==> flow/design.v (excerpt) <==
module booth(
    input clk,
    input load,
    input reset,
    input [31:0] M,  
    input [31:0] Q,  
    output reg [63:0] P,  
    output done           
    );
Size in the first run: ~130 flip-flops, ~130 I/O pins.
Settings: LEC_CHECK=0, ABC_AREA=1, CAP_MARGIN=20, CORE_MARGIN=2, CORE_UTILIZATION=72, CTS_CLUSTER_DIAMETER=199, CTS_CLUSTER_SIZE=96, SETUP_SLACK_MARGIN=0.24, SLEW_MARGIN=20, TNS_END_PERCENT=10; clock period 3.34 ns.
run.sh (not shown) runs the stock make flow with config.mk's settings and CLKGATE_MAP_FILE=.
The baseline stopped in global routing, error GRT-0116.
Then changed:
- ABC_AREA: 1 -> default
- CAP_MARGIN: 20 -> 0
- CTS_CLUSTER_SIZE: 96 -> 95
- PLACE_DENSITY: default -> 0.42
- SETUP_SLACK_MARGIN: 0.24 -> default
- TNS_END_PERCENT: 10 -> 15
- clock period: 3.34 -> 4.12 ns (I/O delays scaled with it)
=> With this change the flow never finished: it broke off in clock tree synthesis; die area fell by about a fifth; synthesized area fell by about a fifth; synthesized cell count fell by well over a third.

* * *

booth again, from the RTL that the note above started with.
Settings: LEC_CHECK=0, CAP_MARGIN=20, CORE_ASPECT_RATIO=0.73, CORE_MARGIN=2, CORE_UTILIZATION=70, CTS_CLUSTER_SIZE=35, HOLD_SLACK_MARGIN=-0.09, SLEW_MARGIN=20; clock period 4.57 ns.
The starting point died in clock tree synthesis (DPL-0033).
Then changed:
CORE_ASPECT_RATIO = not set   (was 0.73)
CORE_UTILIZATION = 40   (was 70)
CTS_CLUSTER_DIAMETER = 376   (was not set)
CTS_CLUSTER_SIZE = 98   (was 35)
HOLD_SLACK_MARGIN = not set   (was -0.09)
PLACE_DENSITY = 0.95   (was not set)
clock period = 10.0 ns   (was 4.57 ns; I/O delays follow)
The changed run passed the timing, design-rule and antenna checks.
Area after synthesis does not change.
Synthesized cell count does not change.
Die size increases by about 70%.
Then changed:
CORE_UTILIZATION = 70   (was 40)
CTS_CLUSTER_DIAMETER = 393   (was 376)
PLACE_DENSITY = not set   (was 0.95)
After rerunning: The new run finished with timing, DRC and antenna clean; maximum frequency climbs by 2.5%; power climbs by 1.7%; sequential share of layout area climbs by 0.26 points; global-route usage climbs by 20 points; utilization climbs by 34 points; register-to-register slack gets better by 0.16 ns; wire length climbs by 2.9%; first-iteration DRC count drops by 11%; synthesized area does not change.

* * *

Starting RTL as in the previous note.
make LEC_CHECK=0 CAP_MARGIN=5 CORE_MARGIN=2 CORE_UTILIZATION=70 CTS_CLUSTER_SIZE=88 HOLD_SLACK_MARGIN=0.29 MIN_ROUTING_LAYER=met1 PLACE_DENSITY=0.79 SETUP_SLACK_MARGIN=1.07 SLEW_MARGIN=20 finish   # period 5.56 ns
The baseline failed in global routing.
Next try:
CAP_MARGIN = 20   (was 5)
CORE_UTILIZATION = 14   (was 70)
CTS_CLUSTER_SIZE = default   (was 88)
HOLD_SLACK_MARGIN = default   (was 0.29)
MIN_ROUTING_LAYER = default   (was met1)
PLACE_DENSITY = default   (was 0.79)
SETUP_SLACK_MARGIN = default   (was 1.07)
clock period = 10.0 ns   (was 5.56 ns; I/O delays follow)
Result: The changed run finished with timing, DRC and antenna clean; area after synthesis does not change; synthesized cell count is unchanged; die area went up to 4.9 times its value.
Next try:
CORE_ASPECT_RATIO = 1.68   (was default)
CORE_UTILIZATION = 40   (was 14)
CTS_CLUSTER_DIAMETER = 392   (was default)
CTS_CLUSTER_SIZE = 98   (was default)
The changed run passed the timing, design-rule and antenna checks.
Total power is about the same.
Synthesized area is unchanged.
Wire length shrinks by 1.7%.
Critical path depth is unchanged.
Die area shrinks by about 64%.
Non-clock buffer count is unchanged.
Global-route usage grows by 18 points.
Final area shrinks by 6.4%.
Next try:
CORE_ASPECT_RATIO = default   (was 1.68)
CTS_CLUSTER_DIAMETER = default   (was 392)
CTS_CLUSTER_SIZE = default   (was 98)
clock period = 6.53 ns   (was 10.0 ns; I/O delays follow)
Power rose by about 50%.
Clock skew is about the same.
Non-clock buffer count rose by 4.
Worst setup slack is worse by 3200 ps.
Cell count rose by about 1.7%.
Core utilization barely changes.
Design area rose by about 0.3%.
Wire length fell by about 9%.
Synthesized cell count stays the same.

* * *

Starting RTL as in the previous note.
clock: 7.9 ns
lec_check: 0
abc_area: 1
cap_margin: 5
cell_pad_in_sites_detail_placement: 1
core_margin: 2
core_utilization: 60
cts_cluster_diameter: 241
cts_cluster_size: 88
min_routing_layer: met1
place_density: 0.56
setup_slack_margin: 0.08
slew_margin: 20
tns_end_percent: 15
The starting point stopped in 3_5_place_dp.
Rerun with:
Settings changed: ABC_AREA 1 to not set, CAP_MARGIN 5 to 20, CELL_PAD_IN_SITES_DETAIL_PLACEMENT 1 to not set, CORE_UTILIZATION 60 to 11, CTS_CLUSTER_DIAMETER 241 to not set, CTS_CLUSTER_SIZE 88 to not set, MIN_ROUTING_LAYER met1 to not set, PLACE_DENSITY 0.56 to not set, SETUP_SLACK_MARGIN 0.08 to not set, TNS_END_PERCENT 15 to not set.
Clock period 7.9 ns to 13.7 ns, I/O delays scaled along.
With this change the flow produced a clean layout.
Synthesized cell count drops by 44%.
Die size climbs to 4.2 times its value.
Synthesized area drops by 22%.
Rerun with:
Settings changed: CORE_UTILIZATION 11 to 40, CTS_CLUSTER_DIAMETER set to 395, CTS_CLUSTER_SIZE set to 98, SETUP_SLACK_MARGIN set to 2.29.
Clock period 13.7 ns to 10.0 ns, I/O delays scaled along.
Global-route usage came out higher by 18 points.
Routed wire length came out lower by 10%.
Register-to-register slack loses 3.8 ns.
Combinational power came out higher by 34%.
Die size came out lower by about 70%.
Sequential cell count does not change.
Sequential power came out higher by 37%.
Maximum frequency came out lower by 0.86%.
Final area came out lower by about 9%.
Clock skew came out higher by 0.0061 ns.
Rerun with:
Settings changed: CAP_MARGIN 20 to 25, CELL_PAD_IN_SITES_DETAIL_PLACEMENT set to 2, CELL_PAD_IN_SITES_GLOBAL_PLACEMENT set to 3, CORE_ASPECT_RATIO set to 0.7, CORE_MARGIN 2 to 9, CTS_CLUSTER_DIAMETER 395 to 136, CTS_CLUSTER_SIZE 98 to 77, GPL_ROUTABILITY_DRIVEN set to 0, HOLD_SLACK_MARGIN set to -0.01, MAX_ROUTING_LAYER set to met4, MIN_ROUTING_LAYER set to met2, PLACE_DENSITY_LB_ADDON set to 0.08, SETUP_SLACK_MARGIN 2.29 to not set.
Result: This time the run aborted during 5_1_grt (GRT-0116); die area rose by 15%; synthesized area does not change; synthesized cell count does not change.
Rerun with:
Settings changed: CAP_MARGIN 25 to 20, CELL_PAD_IN_SITES_DETAIL_PLACEMENT 2 to not set, CELL_PAD_IN_SITES_GLOBAL_PLACEMENT 3 to not set, CORE_ASPECT_RATIO 0.7 to not set, CORE_MARGIN 9 to 2, CTS_CLUSTER_DIAMETER 136 to 393, CTS_CLUSTER_SIZE 77 to 98, GPL_ROUTABILITY_DRIVEN 0 to not set, HOLD_SLACK_MARGIN -0.01 to not set, MAX_ROUTING_LAYER met4 to not set, MIN_ROUTING_LAYER met2 to not set, PLACE_DENSITY_LB_ADDON 0.08 to not set, TNS_END_PERCENT set to 5.
Now the flow ran to the end with no violations.
Area after synthesis does not change.
Die size goes down by 13%.
Synthesized cell count is unchanged.
Rerun with:
Settings changed: CELL_PAD_IN_SITES_GLOBAL_PLACEMENT set to 1, CORE_ASPECT_RATIO set to 0.7, CORE_MARGIN 2 to 9, CTS_CLUSTER_DIAMETER 393 to 136, CTS_CLUSTER_SIZE 98 to 31, GPL_ROUTABILITY_DRIVEN set to 0, MAX_ROUTING_LAYER set to met4, SETUP_SLACK_MARGIN set to 0.11, TNS_END_PERCENT 5 to not set.
Result: The changed run went through all stages and came out clean; worst hold slack is about the same; total power grows by a few percent; via count grows slightly; combinational power grows by a few percent; setup slack got worse by 0.096 ns; non-clock buffer count grows by 1; global-route usage shrinks by 0.12 points; register-to-register slack got worse by 0.096 ns; cell area is about the same; cell count shrinks slightly.

* * *

booth again, from the RTL that the note above started with.
clock: 4.39 ns
lec_check: 0
abc_area: 0
cap_margin: 40
core_margin: 2
core_utilization: 72
cts_cluster_diameter: 391
cts_cluster_size: 98
place_density: 0.36
slew_margin: 20
tns_end_percent: 15
The first run stopped in clock tree synthesis (4_1_cts).
Change:
==> flow/config.mk (replaced) <==
export PLATFORM = sky130hd
export DESIGN_NAME = booth
export DESIGN_NICKNAME = booth
export VERILOG_FILES = /design/flow/design.v
export SDC_FILE = /design/flow/constraint.sdc
export NUM_CORES = 4
export LEC_CHECK = 0
export CAP_MARGIN = 20
export CORE_ASPECT_RATIO = 0.5
export CORE_MARGIN = 2
export CORE_UTILIZATION = 42
export CTS_CLUSTER_DIAMETER = 183
export CTS_CLUSTER_SIZE = 98
export SLEW_MARGIN = 20
==> flow/constraint.sdc (replaced) <==
create_clock -name core_clock -period 10.0 [get_ports {clk}]
set_input_delay 2.0000 -clock core_clock [delete_from_list [all_inputs] [get_ports {clk}]]
set_output_delay 2.0000 -clock core_clock [all_outputs]
set_load 0.01 [all_outputs]
After rerunning: Now the flow completed with no timing, DRC or antenna violations; die size increases by well over a third; area after synthesis is unchanged; synthesized cell count stays the same.
Change:
==> flow/config.mk (replaced) <==
export PLATFORM = sky130hd
export DESIGN_NAME = booth
export DESIGN_NICKNAME = booth
export VERILOG_FILES = /design/flow/design.v
export SDC_FILE = /design/flow/constraint.sdc
export NUM_CORES = 4
export LEC_CHECK = 0
export CAP_MARGIN = 20
export CORE_ASPECT_RATIO = 0.7
export CORE_MARGIN = 5
export CORE_UTILIZATION = 40
export SETUP_SLACK_MARGIN = 0.11
export SLEW_MARGIN = 20
Via count came out higher by 2.4%.
Area after synthesis stays the same.
Die area came out higher by 11%.
Design area is about the same.
Core utilization came out lower by 2.0 points.
Maximum frequency came out lower by 2.8%.
Change:
--- a/flow/config.mk
+++ b/flow/config.mk
@@ -8,6 +8,8 @@
 export CAP_MARGIN = 20
 export CORE_ASPECT_RATIO = 0.7
-export CORE_MARGIN = 5
+export CORE_MARGIN = 9
 export CORE_UTILIZATION = 40
+export GPL_ROUTABILITY_DRIVEN = 0
+export MAX_ROUTING_LAYER = met4
 export SETUP_SLACK_MARGIN = 0.11
 export SLEW_MARGIN = 20
After rerunning: The changed run finished clean; maximum frequency climbs by 1.1%; count of clock-buffer cells in the layout falls by 2; clock skew stays flat; setup slack gains 72 ps; synthesized cell count stays the same; cell count stays flat.

* * *

Starting RTL as in the previous note.
==> flow/config.mk <==
export PLATFORM = sky130hd
export DESIGN_NAME = booth
export DESIGN_NICKNAME = booth
export VERILOG_FILES = /design/flow/design.v
export SDC_FILE = /design/flow/constraint.sdc
export NUM_CORES = 4
export LEC_CHECK = 0
export ABC_AREA = 0
export CAP_MARGIN = 10
export CELL_PAD_IN_SITES_DETAIL_PLACEMENT = 2
export CORE_MARGIN = 4
export CORE_UTILIZATION = 40
export CTS_CLUSTER_DIAMETER = 129
export GPL_ROUTABILITY_DRIVEN = 0
export GPL_TIMING_DRIVEN = 1
export HOLD_SLACK_MARGIN = 0.27
export MAX_ROUTING_LAYER = met4
export MIN_ROUTING_LAYER = met2
export PLACE_DENSITY_LB_ADDON = 0.29
export SETUP_SLACK_MARGIN = 0.7
export SLEW_MARGIN = 20
==> flow/constraint.sdc <==
create_clock -name core_clock -period 5.93 [get_ports {clk}]
set_input_delay 1.1860 -clock core_clock [delete_from_list [all_inputs] [get_ports {clk}]]
set_output_delay 1.1860 -clock core_clock [all_outputs]
set_load 0.01 [all_outputs]
The first run aborted during global routing with GRT-0116.
==> next run, changes <==
ABC_AREA = not set   (was 0)
CAP_MARGIN = 20   (was 10)
CELL_PAD_IN_SITES_DETAIL_PLACEMENT = not set   (was 2)
CORE_MARGIN = 2   (was 4)
CTS_CLUSTER_DIAMETER = not set   (was 129)
GPL_ROUTABILITY_DRIVEN = not set   (was 0)
GPL_TIMING_DRIVEN = not set   (was 1)
HOLD_SLACK_MARGIN = not set   (was 0.27)
MAX_ROUTING_LAYER = not set   (was met4)
MIN_ROUTING_LAYER = not set   (was met2)
PLACE_DENSITY_LB_ADDON = not set   (was 0.29)
SETUP_SLACK_MARGIN = not set   (was 0.7)
clock period = 10.0 ns   (was 5.93 ns; I/O delays follow)
Effect:
- The new run completed without violations
- area after synthesis does not change
- synthesized cell count does not change
- die size went down by 3.9%
==> next run, changes <==
CAP_MARGIN = 15   (was 20)
CELL_PAD_IN_SITES_GLOBAL_PLACEMENT = 3   (was not set)
CORE_ASPECT_RATIO = 0.7   (was not set)
CORE_MARGIN = 9   (was 2)
CTS_CLUSTER_DIAMETER = 136   (was not set)
CTS_CLUSTER_SIZE = 77   (was not set)
GPL_ROUTABILITY_DRIVEN = 0   (was not set)
HOLD_SLACK_MARGIN = -0.01   (was not set)
MAX_ROUTING_LAYER = met4   (was not set)
MIN_ROUTING_LAYER = met2   (was not set)
PLACE_DENSITY_LB_ADDON = 0.08   (was not set)
SETUP_SLACK_MARGIN = 0.11   (was not set)
=> The changed run aborted during global routing (GRT-0116); synthesized cell count does not change; die size went up by 15%; area after synthesis is unchanged.
No activity file was given, so power comes from the tool's default toggle rates.
